// drum_grid
module drum_grid
(input clock,
 input reset,                      
 input  [3*3*18-1:0] u_hit,        
 output [3*3*18-1:0] u_out         
);
    localparam SIZE = 3;
    wire signed [SIZE*SIZE*18-1:0] u_2_mid;
    multNodes #(.SIZE(SIZE)) grid(.u_2_mid(u_2_mid),
		  .clock(clock),
 	          .reset(reset),
 	          .u_hit_mid(u_hit),
 	          .u_1_right(u_2_mid),
 	          .u_1_left(u_2_mid),
 	          .u_1_up(u_2_mid),
 	          .u_1_down(u_2_mid));
    assign u_out = u_2_mid;
endmodule
clock: 25.0 ns
lec_check: 0
abc_area: 1
cap_margin: 20
core_aspect_ratio: 1.52
core_margin: 7
core_utilization: 40
cts_cluster_diameter: 317
setup_slack_margin: 5.0
slew_margin: 20
run.sh (not shown) runs the stock make flow with config.mk's settings and CLKGATE_MAP_FILE=.
The first run produced a clean layout.
Change:
Settings changed: CAP_MARGIN 20 to 30, CELL_PAD_IN_SITES_DETAIL_PLACEMENT set to 2, CELL_PAD_IN_SITES_GLOBAL_PLACEMENT set to 3, CORE_ASPECT_RATIO 1.52 to not set, CORE_MARGIN 7 to 2, CTS_CLUSTER_DIAMETER 317 to not set, SLEW_MARGIN 20 to 40.
Result:
- die area fell by a few percent
- via count goes up by a little under a tenth
- wire length increases by well over a third
- utilization came out higher by 1.7 points
- final area came out higher by a few percent
- critical path depth rises by 3
- non-clock buffer count came out higher by 497

---

The RTL this note starts from:
==> flow/design.v <==
module signed_mult_1_17 (out, a, b);
	output 	signed  [17:0]	out;
	input 	signed	[17:0] 	a;
	input 	signed	[17:0] 	b;
	wire 	signed	[35:0]	mult_out;
	assign mult_out = a * b;
	assign out = {mult_out[35], mult_out[33:17]};
endmodule
module OneNode(output signed [17:0] u_2_mid,    
	       input clock,		        
	       input reset,		        
	       input signed [17:0] u_hit_mid,   
	       input signed [17:0] u_1_right,   
	       input signed [17:0] u_1_left,     
	       input signed [17:0] u_1_up,      
	       input signed [17:0] u_1_down    
);  
    reg signed [17:0] u_0_mid_temp;		 
    reg signed [17:0] u_1_mid_temp, u_1_right_temp, u_1_left_temp, u_1_up_temp, u_1_down_temp; 
    wire signed [17:0] temp1,temp2, temp3, temp4;
    parameter [17:0] rho = (1<<17)/20; 
    parameter [17:0] eta = (999<<17)/1000;
    always @ (posedge clock) 
    begin
	if (reset == 0)
	begin
	    u_1_mid_temp = u_hit_mid; 
	    u_0_mid_temp = u_1_mid_temp; 
	    u_1_right_temp = 0; 
	    u_1_left_temp = 0;
	    u_1_up_temp = 0;
	    u_1_down_temp = 0;
   	end
        else
	begin
	    u_0_mid_temp = u_1_mid_temp;  
            u_1_mid_temp = u_2_mid;	   
	    u_1_right_temp = u_1_right;   
	    u_1_left_temp = u_1_left;	   
	    u_1_up_temp = u_1_up;         
	    u_1_down_temp = u_1_down;     
	end
    end
    assign  temp1 = u_1_up_temp + u_1_down_temp + u_1_right_temp + u_1_left_temp - (u_1_mid_temp<<<2);
    signed_mult_1_17 mult_1(.out(temp2),
			    .a(temp1),
                            .b(rho)); 
    assign  temp4 = temp2 + (u_1_mid_temp<<<1) - temp3;
    signed_mult_1_17 mult_2(.out(temp3),
			    .a(u_0_mid_temp),
                            .b(eta)); 
    signed_mult_1_17 mult_3(.out(u_2_mid),
			    .a(temp4),
                            .b(eta)); 
endmodule
module multNodes
#(parameter SIZE = 10)
(output signed [SIZE*SIZE*18-1:0] u_2_mid,    
 input clock,
 input reset,		        
 input signed [SIZE*SIZE*18-1:0] u_hit_mid,   
 input signed [SIZE*SIZE*18-1:0] u_1_right,   
 input signed [SIZE*SIZE*18-1:0] u_1_left,     
 input signed [SIZE*SIZE*18-1:0] u_1_up,      
 input signed [SIZE*SIZE*18-1:0] u_1_down     
);
    genvar i,j,k;
    generate
	for (k = 1; k < SIZE-1; k = k + 1) begin: side
		OneNode nodeUp(.u_2_mid(u_2_mid[(((0)*SIZE+(k))*18) +: 18]),
			       .clock(clock),
		               .reset(reset),
	                       .u_hit_mid(u_hit_mid[(((0)*SIZE+(k))*18) +: 18]),
	                       .u_1_right(u_1_right[(((0)*SIZE+(k+1))*18) +: 18]),
	                       .u_1_left(u_1_left[(((0)*SIZE+(k-1))*18) +: 18]),
	                       .u_1_up(18'sd0),
	       	               .u_1_down(u_1_down[(((1)*SIZE+(k))*18) +: 18]));
		OneNode nodeDown(.u_2_mid(u_2_mid[(((SIZE-1)*SIZE+(k))*18) +: 18]),
			         .clock(clock),
		                 .reset(reset),
	                         .u_hit_mid(u_hit_mid[(((SIZE-1)*SIZE+(k))*18) +: 18]),
	                         .u_1_right(u_1_right[(((SIZE-1)*SIZE+(k+1))*18) +: 18]),
	                         .u_1_left(u_1_left[(((SIZE-1)*SIZE+(k-1))*18) +: 18]),
	                         .u_1_up(u_1_up[(((SIZE-2)*SIZE+(k))*18) +: 18]),
	       	                 .u_1_down(18'sd0));
		OneNode nodeLeft(.u_2_mid(u_2_mid[(((k)*SIZE+(0))*18) +: 18]),
			         .clock(clock),
		                 .reset(reset),
	                         .u_hit_mid(u_hit_mid[(((k)*SIZE+(0))*18) +: 18]),
	                         .u_1_right(u_1_right[(((k)*SIZE+(1))*18) +: 18]),
	                         .u_1_left(18'sd0),
	                         .u_1_up(u_1_up[(((k-1)*SIZE+(0))*18) +: 18]),
	       	                 .u_1_down(u_1_down[(((k+1)*SIZE+(0))*18) +: 18]));
		OneNode nodeRight(.u_2_mid(u_2_mid[(((k)*SIZE+(SIZE-1))*18) +: 18]),
			         .clock(clock),
		                 .reset(reset),
	                         .u_hit_mid(u_hit_mid[(((k)*SIZE+(SIZE-1))*18) +: 18]),
	                         .u_1_right(18'sd0),
	                         .u_1_left(u_1_left[(((k)*SIZE+(SIZE-2))*18) +: 18]),
	                         .u_1_up(u_1_up[(((k+1)*SIZE+(SIZE-1))*18) +: 18]),
	       	                 .u_1_down(u_1_down[(((k-1)*SIZE+(SIZE-1))*18) +: 18]));
	end
    endgenerate
    generate
	for (k = 0; k < SIZE; k = k + 10) begin: corner
		OneNode UpLeftCorner(.u_2_mid(u_2_mid[(((0)*SIZE+(k))*18) +: 18]),
			             .clock(clock),
		                     .reset(reset),
	                             .u_hit_mid(u_hit_mid[(((0)*SIZE+(k))*18) +: 18]),
	                             .u_1_right(u_1_right[(((0)*SIZE+(k+1))*18) +: 18]),
	                             .u_1_left(18'sd0),
	                             .u_1_up(18'sd0),
	       	                     .u_1_down(u_1_down[(((1)*SIZE+(k))*18) +: 18]));
		OneNode UpRightCorner(.u_2_mid(u_2_mid[(((k)*SIZE+(SIZE-1))*18) +: 18]),
			             .clock(clock),
		                     .reset(reset),
	                             .u_hit_mid(u_hit_mid[(((k)*SIZE+(SIZE-1))*18) +: 18]),
	                             .u_1_right(18'sd0),
	                             .u_1_left(u_1_left[(((k)*SIZE+(SIZE-2))*18) +: 18]),
	                             .u_1_up(18'sd0),
	       	                     .u_1_down(u_1_down[(((k+1)*SIZE+(SIZE-1))*18) +: 18]));
		OneNode DownLeftCorner(.u_2_mid(u_2_mid[(((SIZE-1)*SIZE+(k))*18) +: 18]),
			               .clock(clock),
		                       .reset(reset),
	                               .u_hit_mid(u_hit_mid[(((SIZE-1)*SIZE+(k))*18) +: 18]),
	                               .u_1_right(u_1_right[(((SIZE-1)*SIZE+(k+1))*18) +: 18]),
	                               .u_1_left(18'sd0),
	                               .u_1_up(u_1_up[(((SIZE-2)*SIZE+(k))*18) +: 18]),
	       	                      .u_1_down(18'sd0));
		OneNode DownRightCorner(.u_2_mid(u_2_mid[(((SIZE-1)*SIZE+(SIZE-1))*18) +: 18]),
			                .clock(clock),
		                        .reset(reset),
	                                .u_hit_mid(u_hit_mid[(((SIZE-1)*SIZE+(SIZE-1))*18) +: 18]),
	                                .u_1_right(18'sd0),
	                                .u_1_left(u_1_left[(((SIZE-1)*SIZE+(SIZE-2))*18) +: 18]),
	                                .u_1_up(u_1_up[(((SIZE-2)*SIZE+(SIZE-1))*18) +: 18]),
	       	                        .u_1_down(18'sd0));
	end
    endgenerate
    generate
	for (i = 1; i < SIZE-1; i = i + 1) begin: row
	    for (j = 1; j < SIZE-1; j = j + 1) begin: col
		OneNode node(.u_2_mid(u_2_mid[(((i)*SIZE+(j))*18) +: 18]),
			     .clock(clock),
		             .reset(reset),
	                     .u_hit_mid(u_hit_mid[(((i)*SIZE+(j))*18) +: 18]),
	                     .u_1_right(u_1_right[(((i)*SIZE+(j+1))*18) +: 18]),
	                     .u_1_left(u_1_left[(((i)*SIZE+(j-1))*18) +: 18]),
	                     .u_1_up(u_1_up[(((i-1)*SIZE+(j))*18) +: 18]),
	       	             .u_1_down(u_1_down[(((i+1)*SIZE+(j))*18) +: 18]));
	    end
	end
    endgenerate
endmodule
module drum_grid
(input clock,
 input reset,                      
 input  [3*3*18-1:0] u_hit,        
 output [3*3*18-1:0] u_out         
);
    localparam SIZE = 3;
    wire signed [SIZE*SIZE*18-1:0] u_2_mid;
    multNodes #(.SIZE(SIZE)) grid(.u_2_mid(u_2_mid),
		  .clock(clock),
 	          .reset(reset),
 	          .u_hit_mid(u_hit),
 	          .u_1_right(u_2_mid),
 	          .u_1_left(u_2_mid),
 	          .u_1_up(u_2_mid),
 	          .u_1_down(u_2_mid));
    assign u_out = u_2_mid;
endmodule
==> flow/config.mk <==
export PLATFORM = sky130hd
export DESIGN_NAME = drum_grid
export DESIGN_NICKNAME = drum_grid
export VERILOG_FILES = /design/flow/design.v
export SDC_FILE = /design/flow/constraint.sdc
export NUM_CORES = 4
export LEC_CHECK = 0
export CAP_MARGIN = 20
export CORE_MARGIN = 2
export CORE_UTILIZATION = 58
export CTS_CLUSTER_DIAMETER = 38
export CTS_CLUSTER_SIZE = 48
export SETUP_SLACK_MARGIN = 4.59
export SLEW_MARGIN = 20
==> flow/constraint.sdc <==
create_clock -name core_clock -period 15.6 [get_ports {clock}]
set_input_delay 3.1200 -clock core_clock [delete_from_list [all_inputs] [get_ports {clock}]]
set_output_delay 3.1200 -clock core_clock [all_outputs]
set_load 0.01 [all_outputs]
The starting point finished but failed the layout checks on negative setup slack.
Rerun with:
Settings changed: CORE_UTILIZATION 58 to 61, HOLD_SLACK_MARGIN set to 0.3.
Result:
- With this change the flow finished with antenna violations, negative setup slack left
- final area went up by 0.89%
- clock-buffer cell count went up by 2
- maximum frequency stays flat
- register-to-register slack got worse by 90 ps
- hold slack got worse by 4.4 ps
Rerun with:
Settings changed: CORE_UTILIZATION 61 to 40, CTS_CLUSTER_DIAMETER 38 to unset, CTS_CLUSTER_SIZE 48 to unset, HOLD_SLACK_MARGIN 0.3 to unset, SETUP_SLACK_MARGIN 4.59 to unset.
Clock period 15.6 ns to 24.3 ns, I/O delays scaled along.
After rerunning: With this change the flow finished clean; utilization decreases by 38 points; synthesized cell count does not change; worst setup slack gets better by 4800 ps; wire length decreases by 7.2%; via count decreases by 15%; first-iteration DRC count decreases by 22%; worst hold slack gets worse by 24 ps.
Rerun with:
Settings changed: CORE_UTILIZATION 40 to 71, SETUP_SLACK_MARGIN set to 2.79.
Clock period 24.3 ns to 21.8 ns, I/O delays scaled along.
Effect: Register-to-register slack loses 1400 ps. Routed wire length came out lower by 2.0%. Flip-flop count does not change. Worst setup slack loses 99 ps. Non-clock buffer count rose by 448. Area after synthesis is unchanged.

---

// drum_grid: RTL as listed in full above, without the edits since
==> flow/config.mk <==
export PLATFORM = sky130hd
export DESIGN_NAME = drum_grid
export DESIGN_NICKNAME = drum_grid
export VERILOG_FILES = /design/flow/design.v
export SDC_FILE = /design/flow/constraint.sdc
export NUM_CORES = 4
export LEC_CHECK = 0
export CAP_MARGIN = 35
export CORE_MARGIN = 2
export CORE_UTILIZATION = 62
export PLACE_DENSITY_LB_ADDON = 0.09
export SLEW_MARGIN = 20
==> flow/constraint.sdc <==
create_clock -name core_clock -period 14.7 [get_ports {clock}]
set_input_delay 2.9400 -clock core_clock [delete_from_list [all_inputs] [get_ports {clock}]]
set_output_delay 2.9400 -clock core_clock [all_outputs]
set_load 0.01 [all_outputs]
The first run finished but failed the layout checks on negative setup slack.
Then changed:
--- a/flow/config.mk
+++ b/flow/config.mk
@@ -6,7 +6,6 @@
 export NUM_CORES = 4
 export LEC_CHECK = 0
-export CAP_MARGIN = 35
+export CAP_MARGIN = 20
 export CORE_MARGIN = 2
-export CORE_UTILIZATION = 62
-export PLACE_DENSITY_LB_ADDON = 0.09
+export CORE_UTILIZATION = 25
 export SLEW_MARGIN = 20
==> flow/constraint.sdc (replaced) <==
create_clock -name core_clock -period 24.3 [get_ports {clock}]
set_input_delay 4.8600 -clock core_clock [delete_from_list [all_inputs] [get_ports {clock}]]
set_output_delay 4.8600 -clock core_clock [all_outputs]
set_load 0.01 [all_outputs]
- This time the run completed with no timing, DRC or antenna violations
- area after synthesis stays the same
- die area came out higher by well over a third
- design area fell by about a fifth

---

wip/yarrow:
RTL: the design.v shown in full above, as it stands there.
export LEC_CHECK = 0
export ABC_AREA = 1
export CAP_MARGIN = 30
export CELL_PAD_IN_SITES_DETAIL_PLACEMENT = 2
export CELL_PAD_IN_SITES_GLOBAL_PLACEMENT = 3
export CORE_ASPECT_RATIO = 0.53
export CORE_MARGIN = 3
export CORE_UTILIZATION = 58
export CTS_CLUSTER_DIAMETER = 149
export CTS_CLUSTER_SIZE = 21
export SETUP_SLACK_MARGIN = 5.0
export SLEW_MARGIN = 40
create_clock -name core_clock -period 25.0 [get_ports {clock}]
wip/yarrow did not finish; a tool error ended it in 3_1_place_gp_skip_io.
Modified inputs, wip/fjord compared to wip/yarrow
Settings: swapping 58 for 71 in CORE_UTILIZATION; clearing CELL_PAD_IN_SITES_DETAIL_PLACEMENT, which used to be 2; clearing ABC_AREA, which used to be 1; clearing SETUP_SLACK_MARGIN, which used to be 5.0; clearing CORE_ASPECT_RATIO, which used to be 0.53; swapping 40 for 20 in SLEW_MARGIN; clearing CTS_CLUSTER_SIZE, which used to be 21; clearing CELL_PAD_IN_SITES_GLOBAL_PLACEMENT, which used to be 3; swapping 30 for 5 in CAP_MARGIN; swapping 3 for 2 in CORE_MARGIN; swapping 149 for 96 in CTS_CLUSTER_DIAMETER; swapping 25.0 for 17.7 in the clock period (ns, I/O delays scaled along).
Notes after the runs:
wip/fjord finished all stages; layout check result: FAIL, due to setup timing.
Looking at floorplan die width across wip/yarrow and wip/fjord, the one that comes out lower is wip/fjord.
Side by side, area share of xor/xnor cells in the synthesized design turned out higher in wip/fjord than in wip/yarrow.
Area after synthesis on wip/fjord is down relative to wip/yarrow.
Compared to wip/yarrow, wip/fjord was floorplanned on a smaller die.
Across both runs, adder-cell share of the synthesized area was higher for wip/fjord than for wip/yarrow.
Core box area (lower): wip/fjord
wip/yarrow has lower overall die height than wip/fjord.
wip/fjord — count of mapped cells out of synthesis 3195 lower, wip/yarrow as reference
Modified inputs, wip/maple compared to wip/fjord
Settings: a deleted CTS_CLUSTER_DIAMETER that had been 96; an added SETUP_SLACK_MARGIN of -2.0; a change of CORE_UTILIZATION from 71 to 40; a change of CAP_MARGIN from 5 to 20; a change of the clock period (ns, I/O delays scaled along) from 17.7 to 24.3.
### Flow results
wip/maple: all stages done; final checks FAILED (setup timing). Area of the die | wip/maple above wip/fjord. Relative to wip/fjord, the combinational cell area excluding buffers and inverters measured on wip/maple has decreased by a few percent. Transition at the pin with the smallest max-transition slack in wip/maple is 0.16 ns below wip/fjord.

---

## v57
RTL: the design.v shown in full above, as it stands there.
make LEC_CHECK=0 CAP_MARGIN=20 CORE_ASPECT_RATIO=1.52 CORE_MARGIN=2 CORE_UTILIZATION=40 CTS_CLUSTER_DIAMETER=317 SLEW_MARGIN=20 finish   # period 25.0 ns
v57 went all the way through synthesis, placement and routing and the layout is clean on timing, DRC and antenna.
Inputs modified between v57 and v55:
- an added CELL_PAD_IN_SITES_GLOBAL_PLACEMENT of 3
- a deleted CTS_CLUSTER_DIAMETER that had been 317
- a change of SLEW_MARGIN from 20 to 25
- a deleted CORE_ASPECT_RATIO that had been 1.52
- an added SETUP_SLACK_MARGIN of 5.0
--- outcome ---
- Both conditions hold for v55: the flow ran to the end and the final layout passed the timing, DRC and antenna checks.
- v57 → v55: final routed wirelength across all metal layers now sits higher; routed length on met3 went down by 9.1 mm; relative area change from synthesis to final layout +12 points.
Relative to v55, the following input files were edited for v30:
- putting PLACE_DENSITY at 0.54 where nothing was set
- putting CTS_CLUSTER_SIZE at 21 where nothing was set
- putting CTS_CLUSTER_DIAMETER at 63 where nothing was set
- swapping 40 for 58 in CORE_UTILIZATION
- swapping 25 for 40 in SLEW_MARGIN
- putting ABC_AREA at 1 where nothing was set
- putting GPL_TIMING_DRIVEN at 1 where nothing was set
- swapping 2 for 3 in CORE_MARGIN
- swapping 20 for 30 in CAP_MARGIN
- putting HOLD_SLACK_MARGIN at 0.29 where nothing was set
- putting CELL_PAD_IN_SITES_DETAIL_PLACEMENT at 0 where nothing was set
- putting CORE_ASPECT_RATIO at 0.53 where nothing was set
### Flow results
FAIL v30 @ global placement without I/O: tool exited with error
v55 has a higher height of the chip than v30.
Taking v55 as the reference, in v30 row count moved down, compound-cell area share of the yosys netlist increased 0.31 points.
Synthesized cell area (higher): v30
Any difference in share of synthesized registers carrying an async set or reset between v30 and v55 is small enough to ignore.
When v30 is measured against v55, its XOR/XNOR share of the synthesized area turns out 0.36 points lower.
When v30 is measured against v55, its post-synthesis cell count turns out 3195 higher.
v30 ended up with a lower total die area than v55 did.
Changes in v36 relative to v30:
- clearing ABC_AREA, which used to be 1
- swapping 30 for 20 in CAP_MARGIN
- clearing CELL_PAD_IN_SITES_GLOBAL_PLACEMENT, which used to be 3
- swapping 40 for 20 in SLEW_MARGIN
- swapping 3 for 2 in CORE_MARGIN
- swapping 58 for 71 in CORE_UTILIZATION
- clearing PLACE_DENSITY, which used to be 0.54
- clearing CTS_CLUSTER_DIAMETER, which used to be 63
- clearing HOLD_SLACK_MARGIN, which used to be 0.29
- clearing SETUP_SLACK_MARGIN, which used to be 5.0
- clearing CTS_CLUSTER_SIZE, which used to be 21
- clearing GPL_TIMING_DRIVEN, which used to be 1
- clearing CELL_PAD_IN_SITES_DETAIL_PLACEMENT, which used to be 0
- clearing CORE_ASPECT_RATIO, which used to be 0.53
- swapping 25.0 for 20.5 in the clock period (ns, I/O delays scaled along)
[summary]
Ran to the end and failed final checks on negative setup slack: v36.
The run showing the greater area of the chip is v30.
The area after synthesis of v36 was superior to that of v30.
Side by side, area of the core region turned out lower in v36 than in v30.
Against v30, v36 reports a sequential element share of the synthesized area that is higher.
Compare v30 and v36 | Yosys chip area lower: v36
The following lists how v37 was set up differently from v36:
- TNS_END_PERCENT: unset -> 75
- GPL_TIMING_DRIVEN: unset -> 1
- MAX_ROUTING_LAYER: unset -> met5
- CORE_UTILIZATION: 71 -> 67
- SETUP_SLACK_MARGIN: unset -> 5.0
- the clock period (ns, I/O delays scaled along): 20.5 -> 24.3
Findings:
v37 | stages: all done | timing, DRC, antenna: all pass
The die extent in x in v37 sits 15 microns above the value recorded for v36.
Between v36 and v37, worst-skew pair later-pin latency is lower for v37, v36 comes in above that.
In the reports for v36 and v37, the smaller worst path setup slack after routing belongs to v36.
Where final cell area excluding filler cells is concerned, v36 is better than v37.
v37 — signed area change from the synthesized netlist to the final layout 2.0 points higher, v36 as reference
| buffer count excluding the clock tree in the final layout | v37 vs v36 | 254 lower |
## Diff of input files: v21 against v37
- SETUP_SLACK_MARGIN no longer set, was 5.0
- TNS_END_PERCENT no longer set, was 75
- MAX_ROUTING_LAYER no longer set, was met5
- GPL_TIMING_DRIVEN no longer set, was 1
- CORE_UTILIZATION now 40, was 67
- the clock period (ns, I/O delays scaled along) now 25.0, was 24.3
Notes after the runs:
v21 finished every stage and its layout cleared the timing, DRC and antenna checks. v37: PASS, flow complete, no timing, DRC or antenna violations. Compared with v37, in v21 final design instance area without fill shows a reduction of 7.8%; multi-input combinational cell count shows no meaningful change; portion of the layout cell area used by non-clock buffers shows a reduction of 3.8 points; met1 track utilization from global routing shows a reduction of 21 points. Looking at worst slack on hold paths across both flows, v21 is the stronger of the two, with v37 trailing. Summary of the comparison: normalized max-slew margin is lower in v21, relative to v37.
